## try-pepper
==> flow/design.v (excerpt) <==
module my_fifo #(
                   parameter DATA_W           = 128      ,         
                   parameter DEPTH            = 16     ,         
                   parameter UPP_TH           = 4      ,         
                   parameter LOW_TH           = 2                
                )
                (
                   input                   clk         ,         
                   input                   rstn        ,         
                   input                   i_wren      ,         
                   input  [DATA_W - 1 : 0] i_wrdata    ,         
                   output                  o_alm_full  ,         
                   output                  o_full      ,         
                   input                   i_rden      ,         
                   output [DATA_W - 1 : 0] o_rddata    ,         
                   output                  o_alm_empty ,         
  ...
clock: 2.64 ns
lec_check: 0
cap_margin: 20
cell_pad_in_sites_detail_placement: 0
core_aspect_ratio: 1.04
core_margin: 2
core_utilization: 72
cts_cluster_size: 58
gpl_routability_driven: 1
place_density_lb_addon: 0.0
setup_slack_margin: 0.78
slew_margin: 20
tns_end_percent: 60
run.sh (not shown) runs the stock make flow with config.mk's settings and CLKGATE_MAP_FILE=.
Layout checks on try-pepper: not met. Flow itself completed; violations: setup timing.
Input changes introduced in try-quartz (baseline for comparison: try-pepper):
- SETUP_SLACK_MARGIN changed from 0.78 to -0.16
- CTS_CLUSTER_SIZE changed from 58 to 14
- PLACE_DENSITY_LB_ADDON removed (was 0.0)
- PLACE_DENSITY newly set to 0.65
- ABC_AREA newly set to 1
- CELL_PAD_IN_SITES_DETAIL_PLACEMENT removed (was 0)
- CORE_ASPECT_RATIO removed (was 1.04)
- TNS_END_PERCENT removed (was 60)
- CTS_CLUSTER_DIAMETER newly set to 365
- GPL_ROUTABILITY_DRIVEN removed (was 1)
- the clock period (ns, I/O delays scaled along) changed from 2.64 to 2.47
- try-quartz against try-pepper: relative contribution of the clock network to total power fell 7.5 points; non-clock buffer count now sits lower; antenna diode count went down 11; total track usage went up 4.6 points.
- try-quartz vs try-pepper, capture point of the critical path: o_rddata[33] vs o_rddata[110]
- try-quartz had finished all stages when the layout checks came back failing, citing setup timing.
Here is what was changed in the inputs of try-amber compared with try-quartz.
- removing CTS_CLUSTER_SIZE (formerly 14)
- removing ABC_AREA (formerly 1)
- removing SETUP_SLACK_MARGIN (formerly -0.16)
- changing PLACE_DENSITY from 0.65 to 0.6
- changing CORE_UTILIZATION from 72 to 71
- removing CTS_CLUSTER_DIAMETER (formerly 365)
- changing the clock period (ns, I/O delays scaled along) from 2.47 to 2.1
Findings:
| try-amber | all stages done | FAIL | setup timing |
Comparing the two runs side by side, try-amber comes out ahead of try-quartz on total length of routed wires.
NOTE: total stage count of the critical path in try-amber falls short of that of try-quartz
First-iteration DRC count is higher on try-quartz
Compared with try-quartz, in try-amber via count moved down; placeable core region has decreased; hold slack dropped 0.045 ns.
Compared with try-quartz, try-amber shows a lower first-pass GRT wire length.
#### Input delta (try-maple over try-amber)
- CORE_UTILIZATION now 45, was 71
- the clock period (ns, I/O delays scaled along) now 4.44, was 2.1
Findings:
Across try-amber and try-maple, a clean result was obtained everywhere but in try-amber.
Compared try-maple vs try-amber, and vertical die size is up in try-maple.
[compare] base=try-amber new=try-maple: global routing met3 resource utilization moved down; switching power as a share of total power went down.
The critical path required time in try-maple was higher than what try-amber gave.
Per the comparison of try-maple with try-amber, cell count up 233, routed length on met1 saw an increase, clock network fraction of total power picked up an extra 3.9 points.
On clock tree buffer count of the final layout: between try-amber and try-maple, it ends up higher for try-maple.
Relative to try-amber, the global-route usage of try-maple is lower by 14 points.
Starting density of the core, try-amber and try-maple, higher one = try-amber.


Setup of P:
my_fifo again, from the RTL that the note above started with.
==> flow/config.mk <==
export PLATFORM = sky130hd
export DESIGN_NAME = my_fifo
export DESIGN_NICKNAME = my_fifo
export VERILOG_FILES = /design/flow/design.v
export SDC_FILE = /design/flow/constraint.sdc
export NUM_CORES = 4
export LEC_CHECK = 0
export CAP_MARGIN = 20
export CORE_MARGIN = 2
export CORE_UTILIZATION = 71
export CTS_CLUSTER_DIAMETER = 375
export CTS_CLUSTER_SIZE = 25
export SLEW_MARGIN = 20
export TNS_END_PERCENT = 5
==> flow/constraint.sdc <==
create_clock -name core_clock -period 2.47 [get_ports {clk}]
set_input_delay 0.4940 -clock core_clock [delete_from_list [all_inputs] [get_ports {clk}]]
set_output_delay 0.4940 -clock core_clock [all_outputs]
set_load 0.01 [all_outputs]
[P] flow finished | final checks: failed | reasons: setup timing
What Q does differently from P at the input level:
# P
export LEC_CHECK = 0
export CAP_MARGIN = 20
export CORE_MARGIN = 2
export CORE_UTILIZATION = 71
export CTS_CLUSTER_DIAMETER = 375
export CTS_CLUSTER_SIZE = 25
export SLEW_MARGIN = 20
export TNS_END_PERCENT = 5
create_clock -name core_clock -period 2.47 [get_ports {clk}]
# Q
export LEC_CHECK = 0
export CAP_MARGIN = 25
export CELL_PAD_IN_SITES_DETAIL_PLACEMENT = 1
export CORE_ASPECT_RATIO = 1.28
export CORE_MARGIN = 2
export CORE_UTILIZATION = 45
export HOLD_SLACK_MARGIN = -0.09
export MAX_ROUTING_LAYER = met4
export PLACE_DENSITY_LB_ADDON = 0.04
export SLEW_MARGIN = 20
create_clock -name core_clock -period 3.72 [get_ports {clk}]
--- outcome ---
What the final checks of Q revealed, after a flow that finished every stage, was a layout that fails on setup timing. The width of the die of Q exceeds that of P by about 11%. Between P and Q, the difference in final worst clock skew is negligible. Comparing P and Q, the lower total power draw is on Q. Of P and Q, Q shows the lower met3 global-route usage, with P above it. Insertion delay at the late pin of the worst-skew pair is lower on P. Core area on Q is up relative to P. What Q reported for number of standard-cell rows in the floorplan has to be multiplied by 0.71 to get the figure for P. Looking at core occupancy in the finished layout, Q sits below P. Q reports a lower sequential power than P does. Q ends up with higher critical path depth than P does. Delta(design area, Q - P) > 0.
What R does differently from Q at the input level:
# Q
export LEC_CHECK = 0
export CAP_MARGIN = 25
export CELL_PAD_IN_SITES_DETAIL_PLACEMENT = 1
export CORE_ASPECT_RATIO = 1.28
export CORE_MARGIN = 2
export CORE_UTILIZATION = 45
export HOLD_SLACK_MARGIN = -0.09
export MAX_ROUTING_LAYER = met4
export PLACE_DENSITY_LB_ADDON = 0.04
export SLEW_MARGIN = 20
create_clock -name core_clock -period 3.72 [get_ports {clk}]
# R
export LEC_CHECK = 0
export CAP_MARGIN = 20
export CORE_MARGIN = 2
export CORE_UTILIZATION = 70
export CTS_CLUSTER_SIZE = 25
export SLEW_MARGIN = 20
create_clock -name core_clock -period 2.47 [get_ports {clk}]
--- outcome ---
R finished all stages; layout check result: FAIL, due to setup timing.
In R, cell count along the critical path is lower than in Q.
Cell count: R lower than Q
When the final numbers for R and Q were put side by side, the worst hold slack after final layout turned out to be smaller in R.
Against Q, height of the die in R fell by more than a quarter.
Diff Q -> R | inserted tap cell count | down by more than a quarter
Note that the met2 layer wire length in the routed design recorded for Q amounts to 1.15 times the value seen in R.
Changes in S relative to R:
# R
export LEC_CHECK = 0
export CAP_MARGIN = 20
export CORE_MARGIN = 2
export CORE_UTILIZATION = 70
export CTS_CLUSTER_SIZE = 25
export SLEW_MARGIN = 20
create_clock -name core_clock -period 2.47 [get_ports {clk}]
# S
export LEC_CHECK = 0
export CAP_MARGIN = 20
export CORE_MARGIN = 2
export CORE_UTILIZATION = 60
export PLACE_DENSITY = 0.6
export SLEW_MARGIN = 20
create_clock -name core_clock -period 2.98 [get_ports {clk}]
Results
Compared to R, S leaves more free space in the core. R → S: routed wire length now sits at about the same level; power in combinational cells now sits lower; total global routing track utilization now sits lower; critical path depth now sits lower; number of antenna violations at the first check in global routing now sits higher. Layout checks on S: not met. Flow itself completed; violations: setup timing. Looking at last element of the critical path, the o_rddata[125] result is from R; the o_rddata[124] one comes from S. Between R and S, non-clock buffer count decreased.
Power figures rest on the tool's default switching activity, not on a simulated workload.
